==> flow/design.v <==
module tpumac
 #(parameter BITS_AB=8,
   parameter BITS_C=16)
  (
   input clk, rst_n, WrEn, en,
   input signed [BITS_AB-1:0] Ain,
   input signed [BITS_AB-1:0] Bin,
   input signed [BITS_C-1:0] Cin,
   output reg signed [BITS_AB-1:0] Aout,
   output reg signed [BITS_AB-1:0] Bout,
   output reg signed [BITS_C-1:0] Cout
  );
  reg signed [BITS_C-1:0] Mult;
  reg [BITS_C-1:0] Adder, CMux;
  assign Mult = Ain * Bin;
  assign Adder = Mult + Cout;
  assign CMux = WrEn ? Cin : Adder;
  always@(posedge clk, negedge rst_n) begin
	if (!rst_n) begin
		Aout <= '0;
		Bout <= '0;
		Cout <= '0;
	end
	else if (en) begin
		Aout <= Ain;
		Bout <= Bin;
		Cout <= CMux;
	end
  end
endmodule
clock: 4.94 ns
lec_check: 0
abc_area: 1
cap_margin: 20
cell_pad_in_sites_global_placement: 3
core_margin: 5
core_utilization: 29
cts_cluster_size: 75
gpl_routability_driven: 0
max_routing_layer: met4
min_routing_layer: met1
slew_margin: 0
tns_end_percent: 65
run.sh (not shown) runs the stock make flow with config.mk's settings and CLKGATE_MAP_FILE=.
The first run finished clean.
Rerun with:
Settings changed: ABC_AREA 1 to unset, CELL_PAD_IN_SITES_GLOBAL_PLACEMENT 3 to unset, CORE_MARGIN 5 to 2, CORE_UTILIZATION 29 to 40, CTS_CLUSTER_SIZE 75 to unset, GPL_ROUTABILITY_DRIVEN 0 to unset, MAX_ROUTING_LAYER met4 to unset, MIN_ROUTING_LAYER met1 to unset, SLEW_MARGIN 0 to 20, TNS_END_PERCENT 65 to unset.
Clock period 4.94 ns to 5.2 ns, I/O delays scaled along.
The changed run completed with no timing, DRC or antenna violations.
Global-route usage rises by 1.5 points.
Via count falls by 19%.
First-iteration DRC count falls by 40%.
Worst hold slack gains 45 ps.
Utilization rises by 12 points.
Worst setup slack gains 71 ps.
Final area falls by 12%.
Rerun with:
Settings changed: CORE_UTILIZATION 40 to 62, PLACE_DENSITY_LB_ADDON set to 0.12, SETUP_SLACK_MARGIN set to -0.26.
Effect:
- The new run finished but fails on setup timing
- first-iteration DRC count came out higher by 35%
- non-clock buffer count came out lower by 2
- worst setup slack degrades by 300 ps
- cell area came out lower by about 2.3%
- fmax came out lower by 5.7%

Starts from the design.v that is shown in full above.
clock: 1.79 ns
lec_check: 0
abc_area: 1
cap_margin: 20
core_margin: 2
core_utilization: 71
cts_cluster_diameter: 396
cts_cluster_size: 96
setup_slack_margin: 0.53
slew_margin: 20
The starting point did not get past 3_5_place_dp, error DPL-0033.
Edit:
- CORE_UTILIZATION: 71 -> 72
- CTS_CLUSTER_DIAMETER: 396 -> not set
- CTS_CLUSTER_SIZE: 96 -> 10
- SETUP_SLACK_MARGIN: 0.53 -> 0.5
The new run aborted during 3_5_place_dp.
Synthesized cell count stays the same.
Die size shrinks by 1.3%.
Area after synthesis is unchanged.
Edit:
- ABC_AREA: 1 -> not set
- CTS_CLUSTER_SIZE: 10 -> not set
- PLACE_DENSITY_LB_ADDON: not set -> 0.24
- SETUP_SLACK_MARGIN: 0.5 -> -0.39
- clock period: 1.79 -> 4.46 ns (I/O delays scaled with it)
The changed run failed in 4_1_cts with DPL-0038.
Die size drops by a few percent.
Synthesized cell count is lower by a quarter to a third.
Area after synthesis is lower by a few percent.
Edit:
- CORE_UTILIZATION: 72 -> 40
- PLACE_DENSITY_LB_ADDON: 0.24 -> not set
- SETUP_SLACK_MARGIN: -0.39 -> 0.62
- clock period: 4.46 -> 5.09 ns (I/O delays scaled with it)
What happened: Now the flow finished with timing, DRC and antenna clean. Area after synthesis is unchanged. Die size went up by 75%. Synthesized cell count stays the same.
Edit:
- SETUP_SLACK_MARGIN: 0.62 -> not set
What happened: Routed wire length drops by 8.4%. Via count came out lower by about 1.8%.

// tpumac: RTL as listed in full above, without the edits since
clock: 4.95 ns
lec_check: 0
cap_margin: 20
core_margin: 2
core_utilization: 72
cts_cluster_diameter: 27
cts_cluster_size: 25
place_density_lb_addon: 0.27
slew_margin: 20
The starting point did not get past clock tree synthesis.
Rerun with:
ABC_AREA = 1   (was not set)
CORE_UTILIZATION = 68   (was 72)
CTS_CLUSTER_SIZE = 74   (was 25)
PLACE_DENSITY_LB_ADDON = not set   (was 0.27)
Effect: This time the run died in global routing with GRT-0232. Die size went up by 12%. Synthesized area is higher by about 7%. Synthesized cell count goes up by 39%.
Rerun with:
ABC_AREA = not set   (was 1)
CORE_UTILIZATION = 70   (was 68)
CTS_CLUSTER_DIAMETER = 43   (was 27)
CTS_CLUSTER_SIZE = 37   (was 74)
SETUP_SLACK_MARGIN = -0.23   (was not set)
What happened: The new run failed in global routing (GRT-0232). Synthesized area went down by 6.4%. Die size went down by 8.7%. Synthesized cell count went down by 28%.
Rerun with:
CORE_UTILIZATION = 64   (was 70)
CTS_CLUSTER_SIZE = not set   (was 37)
SETUP_SLACK_MARGIN = not set   (was -0.23)
After rerunning: Now the flow finished with negative setup slack left; synthesized cell count stays the same; die size grows by 8.9%; synthesized area stays the same.
Rerun with:
CORE_UTILIZATION = 72   (was 64)
CTS_CLUSTER_DIAMETER = 27   (was 43)
PLACE_DENSITY_LB_ADDON = 0.24   (was not set)
TNS_END_PERCENT = 5   (was not set)
This time the run did not get past clock tree synthesis, error DPL-0038.
Synthesized area stays the same.
Die size goes down by 11%.
Synthesized cell count stays the same.
Rerun with:
CTS_CLUSTER_DIAMETER = not set   (was 27)
SETUP_SLACK_MARGIN = -0.26   (was not set)
TNS_END_PERCENT = not set   (was 5)
clock period = 4.46 ns   (was 4.95 ns; I/O delays follow)
Effect:
- The changed run died in clock tree synthesis, error DPL-0038
- die area is unchanged
- synthesized area stays the same
- synthesized cell count is unchanged
